==> flow/design.v (excerpt) <==
module isc_cpu_top
(
     clk_i
    ,rst_i
    ,rst_rom_i
    ,mode_sel_i
    ,en_w_rom_i
    ,w_rom_addr_i
    ,w_rom_data_i
    ,instruction_i
    ,reg_watcher_o
    ,pc_o
    ,wb_en_o
    ,wb_addr_1_o
    ,wb_data_1_o
    ,wb_addr_2_o
    ,wb_data_2_o
);
Size in the first run: about 1600 flip-flops, roughly 140 I/O pins, ~0.092 mm² of cells after synthesis.
Settings: LEC_CHECK=0, CAP_MARGIN=20, CORE_MARGIN=2, CORE_UTILIZATION=70, CTS_CLUSTER_DIAMETER=184, CTS_CLUSTER_SIZE=14, PLACE_DENSITY_LB_ADDON=0.3, SLEW_MARGIN=20; clock period 18.0 ns.
run.sh (not shown) runs the stock make flow with config.mk's settings and CLKGATE_MAP_FILE=.
The starting point produced a layout that fails on setup timing.
Then changed:
--- a/flow/config.mk
+++ b/flow/config.mk
@@ -9,6 +9,4 @@
 export CORE_MARGIN = 2
-export CORE_UTILIZATION = 70
-export CTS_CLUSTER_DIAMETER = 184
-export CTS_CLUSTER_SIZE = 14
-export PLACE_DENSITY_LB_ADDON = 0.3
+export CORE_UTILIZATION = 40
+export PLACE_DENSITY = 0.6
 export SLEW_MARGIN = 20
==> flow/constraint.sdc (replaced) <==
create_clock -name core_clock -period 40.0 [get_ports {clk_i}]
set_input_delay 8.0000 -clock core_clock [delete_from_list [all_inputs] [get_ports {clk_i}]]
set_output_delay 8.0000 -clock core_clock [all_outputs]
set_load 0.01 [all_outputs]
After rerunning:
- This time the run went through all stages and came out clean
- via count goes down by 10%
- die area goes up by 74%
- synthesized area does not change
- cell area goes down by 1.7%
- hold slack got worse by 0.0038 ns
- synthesized cell count is unchanged
Then changed:
--- a/flow/config.mk
+++ b/flow/config.mk
@@ -9,4 +9,7 @@
 export CORE_MARGIN = 2
-export CORE_UTILIZATION = 40
+export CORE_UTILIZATION = 72
+export MAX_ROUTING_LAYER = met4
 export PLACE_DENSITY = 0.6
+export SETUP_SLACK_MARGIN = 5.0
 export SLEW_MARGIN = 20
+export TNS_END_PERCENT = 5
==> flow/constraint.sdc (replaced) <==
create_clock -name core_clock -period 19.1 [get_ports {clk_i}]
set_input_delay 3.8200 -clock core_clock [delete_from_list [all_inputs] [get_ports {clk_i}]]
set_output_delay 3.8200 -clock core_clock [all_outputs]
set_load 0.01 [all_outputs]
The changed run finished with setup timing left.
Flip-flop count is unchanged.
Wire length came out higher by about 17%.
Maximum frequency came out higher by 38%.
Register-to-register slack loses 12 ns.
Worst hold slack gains 0.0068 ns.
Critical path depth came out higher by 10.
Final area came out higher by about 2.8%.
Non-clock buffer count came out higher by 492.
Count of clock-buffer cells in the layout came out lower by 20.
Utilization came out higher by 38 points.
Then changed:
--- a/flow/config.mk
+++ b/flow/config.mk
@@ -10,6 +10,7 @@
 export CORE_UTILIZATION = 72
+export CTS_CLUSTER_DIAMETER = 55
+export CTS_CLUSTER_SIZE = 49
 export MAX_ROUTING_LAYER = met4
-export PLACE_DENSITY = 0.6
-export SETUP_SLACK_MARGIN = 5.0
+export PLACE_DENSITY = 0.65
+export SETUP_SLACK_MARGIN = 4.56
 export SLEW_MARGIN = 20
-export TNS_END_PERCENT = 5
==> flow/constraint.sdc (replaced) <==
create_clock -name core_clock -period 19.9 [get_ports {clk_i}]
set_input_delay 3.9800 -clock core_clock [delete_from_list [all_inputs] [get_ports {clk_i}]]
set_output_delay 3.9800 -clock core_clock [all_outputs]
set_load 0.01 [all_outputs]
The new run finished but failed the layout checks on setup timing. Worst setup slack gains 0.57 ns. Die area does not change.

---

== pepper ==
Starting RTL as in the previous note.
Settings: LEC_CHECK=0, ABC_AREA=1, CAP_MARGIN=0, CELL_PAD_IN_SITES_GLOBAL_PLACEMENT=0, CORE_MARGIN=2, CORE_UTILIZATION=65, CTS_CLUSTER_DIAMETER=274, MAX_ROUTING_LAYER=met4, MIN_ROUTING_LAYER=met1, PLACE_DENSITY_LB_ADDON=0.04, SETUP_SLACK_MARGIN=3.21, SLEW_MARGIN=20; clock period 23.6 ns.
Complete run, failing final checks: pepper, reason negative setup slack.
[inputs] raven vs pepper
Settings: removing CTS_CLUSTER_DIAMETER (formerly 274); removing PLACE_DENSITY_LB_ADDON (formerly 0.04); removing MAX_ROUTING_LAYER (formerly met4); setting PLACE_DENSITY to 0.6 for the first time; changing CORE_UTILIZATION from 65 to 40; removing ABC_AREA (formerly 1); removing SETUP_SLACK_MARGIN (formerly 3.21); removing MIN_ROUTING_LAYER (formerly met1); removing CELL_PAD_IN_SITES_GLOBAL_PLACEMENT (formerly 0); changing CAP_MARGIN from 0 to 20; changing the clock period (ns, I/O delays scaled along) from 23.6 to 49.9.
Notes after the runs:
raven completed every stage of the flow, and the final layout passed the timing, design-rule and antenna checks.
The die of raven is larger than the one used in pepper.
Synthesized netlist cell count of raven falls short of that of pepper by more than 10%.
[raven] core footprint rose 67% relative to pepper
## Diff of input files: maple against raven
Settings: CORE_UTILIZATION: 40 -> 72; SETUP_SLACK_MARGIN: unset -> 4.56; CTS_CLUSTER_SIZE: unset -> 49; PLACE_DENSITY: 0.6 -> 0.64; CTS_CLUSTER_DIAMETER: unset -> 26; the clock period (ns, I/O delays scaled along): 49.9 -> 19.9.
==> results <==
- maple: aborted in global routing (5_1_grt) (tool error)
- Going from raven to maple, the post-cts sizing count was found to have gone up by 121.
- In the tables for raven and maple, buffers inserted during post-CTS setup optimization reads lower with raven.
- Of raven and maple, the higher area of placed instances belongs to maple.
- Summary of maple over raven: total half-perimeter wirelength after legalization and detailed placement increased 2800 µm; die span in y decreased 120 µm.
- Number of cells in the design after placement was lower in the run labelled maple.
- Floorplan core area down 0.10 mm² in maple wrt raven
Setup changes, maple to delta
Settings: CORE_UTILIZATION: 72 -> 62; CTS_CLUSTER_SIZE: 49 -> unset; SETUP_SLACK_MARGIN: 4.56 -> unset; CTS_CLUSTER_DIAMETER: 26 -> unset; PLACE_DENSITY: 0.64 -> 0.6; the clock period (ns, I/O delays scaled along): 19.9 -> 34.3.
Findings:
delta ended with every stage complete and zero timing, DRC or antenna violations. Reported for delta and maple, count of buffers inserted at the top-level ports turned out identical to the last digit. As of delta, cell count after placement had fallen slightly compared to maple. delta against maple; die span in x is up by a little under 10%. Compared with maple, delta shows a higher die boundary height. Compared to maple, delta was floorplanned on a bigger die. Placement row count up 10 in delta wrt maple. On delta: maximum root-to-sink buffer count is 1 lower than what maple gave. Number of buffers created by CTS (maple / delta): 2.2.
